== build 69 ==
Design conv, start of the top module:
module conv (
input [4:0] stride,
input  conv_enable, 
output reg [18:0] address1 , address2, write_address,
output reg end_reach, full_conv_end, dot_sum_end,
input clk,
input reset,
input [9:0] w1 ,h1,w2,h2,
output reg [9:0] width, height
  );
make LEC_CHECK=0 ABC_AREA=0 CAP_MARGIN=40 CORE_ASPECT_RATIO=1.22 CORE_MARGIN=10 CORE_UTILIZATION=18 CTS_CLUSTER_DIAMETER=252 CTS_CLUSTER_SIZE=92 GPL_ROUTABILITY_DRIVEN=0 GPL_TIMING_DRIVEN=0 HOLD_SLACK_MARGIN=-0.04 SLEW_MARGIN=20 TNS_END_PERCENT=15 finish   # period 5.94 ns
run.sh (not shown) runs the stock make flow with config.mk's settings and CLKGATE_MAP_FILE=.
Build 69: complete, dirty (setup timing)
For build 96, these inputs were changed with respect to build 69:
- CORE_MARGIN now 2, was 10
- CAP_MARGIN now 20, was 40
- GPL_TIMING_DRIVEN no longer set, was 0
- CTS_CLUSTER_DIAMETER no longer set, was 252
- CORE_ASPECT_RATIO no longer set, was 1.22
- CORE_UTILIZATION now 65, was 18
- CTS_CLUSTER_SIZE no longer set, was 92
- MAX_ROUTING_LAYER now met4, previously not set
- TNS_END_PERCENT no longer set, was 15
- HOLD_SLACK_MARGIN no longer set, was -0.04
- GPL_ROUTABILITY_DRIVEN no longer set, was 0
- ABC_AREA no longer set, was 0
- the clock period (ns, I/O delays scaled along) now 8.8, was 5.94
==> comparison <==
To summarise build 96: no stage aborted, but the layout did not pass its checks, failing on setup timing.
Cell at the slowest stage of the critical path = sky130_fd_sc_hd__or4b_4: build 96; cell at the slowest stage of the critical path = sky130_fd_sc_hd__or4_4: build 69
When the final numbers for build 69 and build 96 were put side by side, the post-placement cell area turned out to be greater in build 96.
Combinational fraction of design power | build 96 above build 69
Taking build 69 as the reference point, the worst hold slack of build 96 falls by 0.0052 ns.
Build 96: all-layer global routing usage higher than build 69
Between build 69 and build 96, sequential group share of total power decreased.
Setup slack of the critical path after layout came out higher on build 96 than on build 69.
Compared with build 69, build 96 shows a number of buffers other than clock buffers in the final layout that is 229 higher.
Build 96 — cell total after placement 928 lower, build 69 as reference
Inputs modified between build 96 and build 44:
- setting CTS_CLUSTER_SIZE to 61 for the first time
- changing CORE_UTILIZATION from 65 to 68
- setting CTS_CLUSTER_DIAMETER to 63 for the first time
- setting TNS_END_PERCENT to 5 for the first time
- changing the clock period (ns, I/O delays scaled along) from 8.8 to 8.79
- Build 44 finished all stages; layout check result: FAIL, due to setup timing.
- Compared with build 96, in build 44 cell count after placement shows a reduction of about 0.6%, global-route wire length before repair shows an increase of about 6%, total power shows an increase of about 2.5%.
- [compare] base=build 96 new=build 44: worst-skew pair later-pin latency now sits at about the same level, core utilization now sits higher, worst hold slack now sits higher, number of gates resized after CTS now sits lower.
- Status: area fraction of clock buffers and clock inverters parity (build 96, build 44)
- For clock power, dividing the value from build 44 by the value from build 96 gives 0.938.
- Compared with build 96, build 44 shows a largest stage delay on the critical path that is 0.04 ns higher.
- Compared with build 96, initial DRC count in build 44 increased by more than half.
Setup changes, build 44 to build 13
- MAX_ROUTING_LAYER: met4 -> unset
- CTS_CLUSTER_SIZE: 61 -> unset
- CTS_CLUSTER_DIAMETER: 63 -> unset
- TNS_END_PERCENT: 5 -> unset
- CORE_UTILIZATION: 68 -> 11
- the clock period (ns, I/O delays scaled along): 8.79 -> 13.7
Results
The final layout from build 13, which completed every stage, passed the timing, DRC and antenna checks at the end of the flow.
Looking at total instance count after detailed placement, build 13 sits 2001 higher than build 44 does.
The run showing the smaller fraction of power consumed by combinational cells is build 13.
NOTE: full die area in build 13 exceeds that of build 44
Build 13 reports a lower worst hold slack than build 44 does.
Fraction of area in multi-input gates delta (build 13 -> build 44): insignificant
The run showing the greater total wirelength of the detailed-routed design is build 44.
Looking only at global-route usage, and setting everything else aside, the higher value of build 44 and build 13 goes to build 44.
Sort build 44 and build 13 by detailed placement HPWL asc -> top: build 44
Changes observed in build 13 relative to build 44: worst setup slack higher, share of the final layout cell area in sequential cells increased by 0.34 points relative to the old numbers, cell area lower.

---

alpha:
conv again, from the RTL that the note above started with.
make LEC_CHECK=0 CAP_MARGIN=5 CORE_MARGIN=2 CORE_UTILIZATION=70 CTS_CLUSTER_DIAMETER=142 CTS_CLUSTER_SIZE=38 SETUP_SLACK_MARGIN=-0.6 SLEW_MARGIN=20 finish   # period 5.97 ns
In the summary table, alpha is marked failed, with error GRT-0116 raised in 5_1_grt.
Input-level comparison between beta and alpha:
Settings: a deleted CTS_CLUSTER_SIZE that had been 38; a change of CAP_MARGIN from 5 to 20; a change of CORE_UTILIZATION from 70 to 40; a deleted SETUP_SLACK_MARGIN that had been -0.6; a deleted CTS_CLUSTER_DIAMETER that had been 142; a change of the clock period (ns, I/O delays scaled along) from 5.97 to 11.0.
### Flow results
beta ended with every stage complete and zero timing, DRC or antenna violations.
On H-tree depth, beta and alpha are neck and neck.
Pre-placement core utilization: beta lower than alpha
In the flow results for beta and alpha, the detailed placement HPWL is smaller on beta.
beta against alpha; die extent in x is up by more than a quarter.
The die used by beta is larger than the one used by alpha.
For the height of the chip, beta came in 32% higher than alpha did.
On TritonCTS buffer count, beta tracks alpha almost exactly.
From beta to alpha, distinct cell type count after synthesis did not move at all.
In beta, number of rows created at floorplan is higher than in alpha.
beta vs alpha — cell count after placement dropped by a few percent
Pre-CTS setup slack in beta vs alpha: up 3.35 ns

---

The RTL this note starts from:
==> flow/design.v <==
`timescale 1ns / 1ps
module conv (
input [4:0] stride,
input  conv_enable, 
output reg [18:0] address1 , address2, write_address,
output reg end_reach, full_conv_end, dot_sum_end,
input clk,
input reset,
input [9:0] w1 ,h1,w2,h2,
output reg [9:0] width, height
  );
reg [9:0] H1_index_outer , V1_index_outer ;
reg [5:0]	v1_index_inner , h1_index_inner ;
reg dot_sum_start ;
always @ (posedge clk) begin	 
		if (reset) begin
			H1_index_outer = 0;
			V1_index_outer = 0;
			v1_index_inner = 0;
			h1_index_inner = 0;
			address1 = 0;
			address2 = 0;
			write_address = 0;
			end_reach = 0;
			dot_sum_end = 0;
			dot_sum_start = 1;
			full_conv_end = 0;
			width = 0;
			height = 0;
		end
		else if (conv_enable) begin
				if (dot_sum_start) begin
						v1_index_inner = 0;
						h1_index_inner = 0;
						dot_sum_start = 0;
						dot_sum_end =0;
				end	
				if (!full_conv_end) begin
					address1 = address1 + 2'b01;
					h1_index_inner = h1_index_inner + 2'b01 ;
					if (h1_index_inner == w2) begin			 
						v1_index_inner = v1_index_inner + 1;
						h1_index_inner = 6'b0;								
						address1 = (v1_index_inner + V1_index_outer )* w1 + H1_index_outer;
					end	
					if (v1_index_inner == h2) begin			 
						H1_index_outer = H1_index_outer + stride;
						address1 = V1_index_outer * w1 + H1_index_outer ;
						dot_sum_start = 1;
						dot_sum_end =1;
						v1_index_inner = 6'b0;
					end
					if ((H1_index_outer + w2) > w1	) begin		 
						width = H1_index_outer;
						dot_sum_start = 1;
						V1_index_outer = V1_index_outer + stride;
						H1_index_outer = 10'b0000000000;
						address1 = V1_index_outer * w1;
					end
					if (address1 == h1*w1 ) 		full_conv_end = 1;		 
					if ((address1 + 1) == h1*w1 ) 		height = V1_index_outer + 1;
					address2 = v1_index_inner*w2 + h1_index_inner;
					if (dot_sum_start)	write_address	= write_address + 1;
				end
		end
    end
endmodule 
Settings: LEC_CHECK=0, CAP_MARGIN=0, CELL_PAD_IN_SITES_GLOBAL_PLACEMENT=0, CORE_ASPECT_RATIO=0.73, CORE_MARGIN=2, CORE_UTILIZATION=72, CTS_CLUSTER_DIAMETER=352, CTS_CLUSTER_SIZE=33, SETUP_SLACK_MARGIN=-0.76, SLEW_MARGIN=20, TNS_END_PERCENT=75; clock period 11.4 ns.
The first run finished but fails on negative setup slack.
==> next run, changes <==
- CAP_MARGIN: 0 -> 20
- CELL_PAD_IN_SITES_GLOBAL_PLACEMENT: 0 -> not set
- CORE_ASPECT_RATIO: 0.73 -> not set
- CORE_UTILIZATION: 72 -> 52
- CTS_CLUSTER_DIAMETER: 352 -> not set
- CTS_CLUSTER_SIZE: 33 -> not set
- SETUP_SLACK_MARGIN: -0.76 -> not set
- TNS_END_PERCENT: 75 -> not set
- clock period: 11.4 -> 10.6 ns (I/O delays scaled with it)
=> This time the run passed the timing, DRC and antenna checks. Final cell count came out higher by 6.5%. Worst setup slack is better by 760 ps. Core utilization fell by 20 points. Global-route usage decreases by 11 points. Final area increases by 3.5%. Routed wire length goes up by 2.2%. Power climbs by 10%.

---

RTL: the design.v shown in full above, as it stands there.
make LEC_CHECK=0 CAP_MARGIN=0 CELL_PAD_IN_SITES_GLOBAL_PLACEMENT=0 CORE_ASPECT_RATIO=0.73 CORE_MARGIN=2 CORE_UTILIZATION=68 CTS_CLUSTER_DIAMETER=192 CTS_CLUSTER_SIZE=33 SETUP_SLACK_MARGIN=-0.76 SLEW_MARGIN=20 finish   # period 11.4 ns
The baseline ran to the end with violations: negative setup slack.
Change:
==> flow/config.mk (replaced) <==
export PLATFORM = sky130hd
export DESIGN_NAME = conv
export DESIGN_NICKNAME = conv
export VERILOG_FILES = /design/flow/design.v
export SDC_FILE = /design/flow/constraint.sdc
export NUM_CORES = 4
export LEC_CHECK = 0
export CAP_MARGIN = 20
export CORE_MARGIN = 2
export CORE_UTILIZATION = 40
export SLEW_MARGIN = 20
==> flow/constraint.sdc (replaced) <==
create_clock -name core_clock -period 10.6 [get_ports {clk}]
set_input_delay 2.1200 -clock core_clock [delete_from_list [all_inputs] [get_ports {clk}]]
set_output_delay 2.1200 -clock core_clock [all_outputs]
set_load 0.01 [all_outputs]
After rerunning: This time the run completed with no timing, DRC or antenna violations. Worst setup slack improves by 0.59 ns. Design area grows by a few percent. Combinational power went up by roughly a tenth. Synthesized area does not change. Core utilization decreases by 30 points.

---

// conv: RTL as listed in full above, without the edits since
==> flow/config.mk <==
export PLATFORM = sky130hd
export DESIGN_NAME = conv
export DESIGN_NICKNAME = conv
export VERILOG_FILES = /design/flow/design.v
export SDC_FILE = /design/flow/constraint.sdc
export NUM_CORES = 4
export LEC_CHECK = 0
export CAP_MARGIN = 0
export CELL_PAD_IN_SITES_GLOBAL_PLACEMENT = 0
export CORE_ASPECT_RATIO = 1.04
export CORE_MARGIN = 2
export CORE_UTILIZATION = 67
export CTS_CLUSTER_DIAMETER = 25
export CTS_CLUSTER_SIZE = 59
export PLACE_DENSITY = 0.57
export SLEW_MARGIN = 20
==> flow/constraint.sdc <==
create_clock -name core_clock -period 9.06 [get_ports {clk}]
set_input_delay 1.8120 -clock core_clock [delete_from_list [all_inputs] [get_ports {clk}]]
set_output_delay 1.8120 -clock core_clock [all_outputs]
set_load 0.01 [all_outputs]
The starting point finished but failed the layout checks on setup timing.
==> next run, changes <==
- CORE_UTILIZATION: 67 -> 72
- MAX_ROUTING_LAYER: default -> met4
- PLACE_DENSITY: 0.57 -> 0.65
What happened:
- With this change the flow stopped in global routing (5_1_grt), error ODB-0269
- synthesized cell count does not change
- die area goes down by 6.8%
- area after synthesis does not change
==> next run, changes <==
- CAP_MARGIN: 0 -> 20
- CELL_PAD_IN_SITES_GLOBAL_PLACEMENT: 0 -> default
- CORE_ASPECT_RATIO: 1.04 -> default
- CORE_UTILIZATION: 72 -> 58
- CTS_CLUSTER_DIAMETER: 25 -> default
- CTS_CLUSTER_SIZE: 59 -> default
- MAX_ROUTING_LAYER: met4 -> default
- PLACE_DENSITY: 0.65 -> default
- clock period: 9.06 -> 8.79 ns (I/O delays scaled with it)
The changed run reached the layout checks and failed them: setup timing; synthesized cell count stays the same; area after synthesis stays the same; die area goes up by 24%.
No activity file was given, so power comes from the tool's default toggle rates.
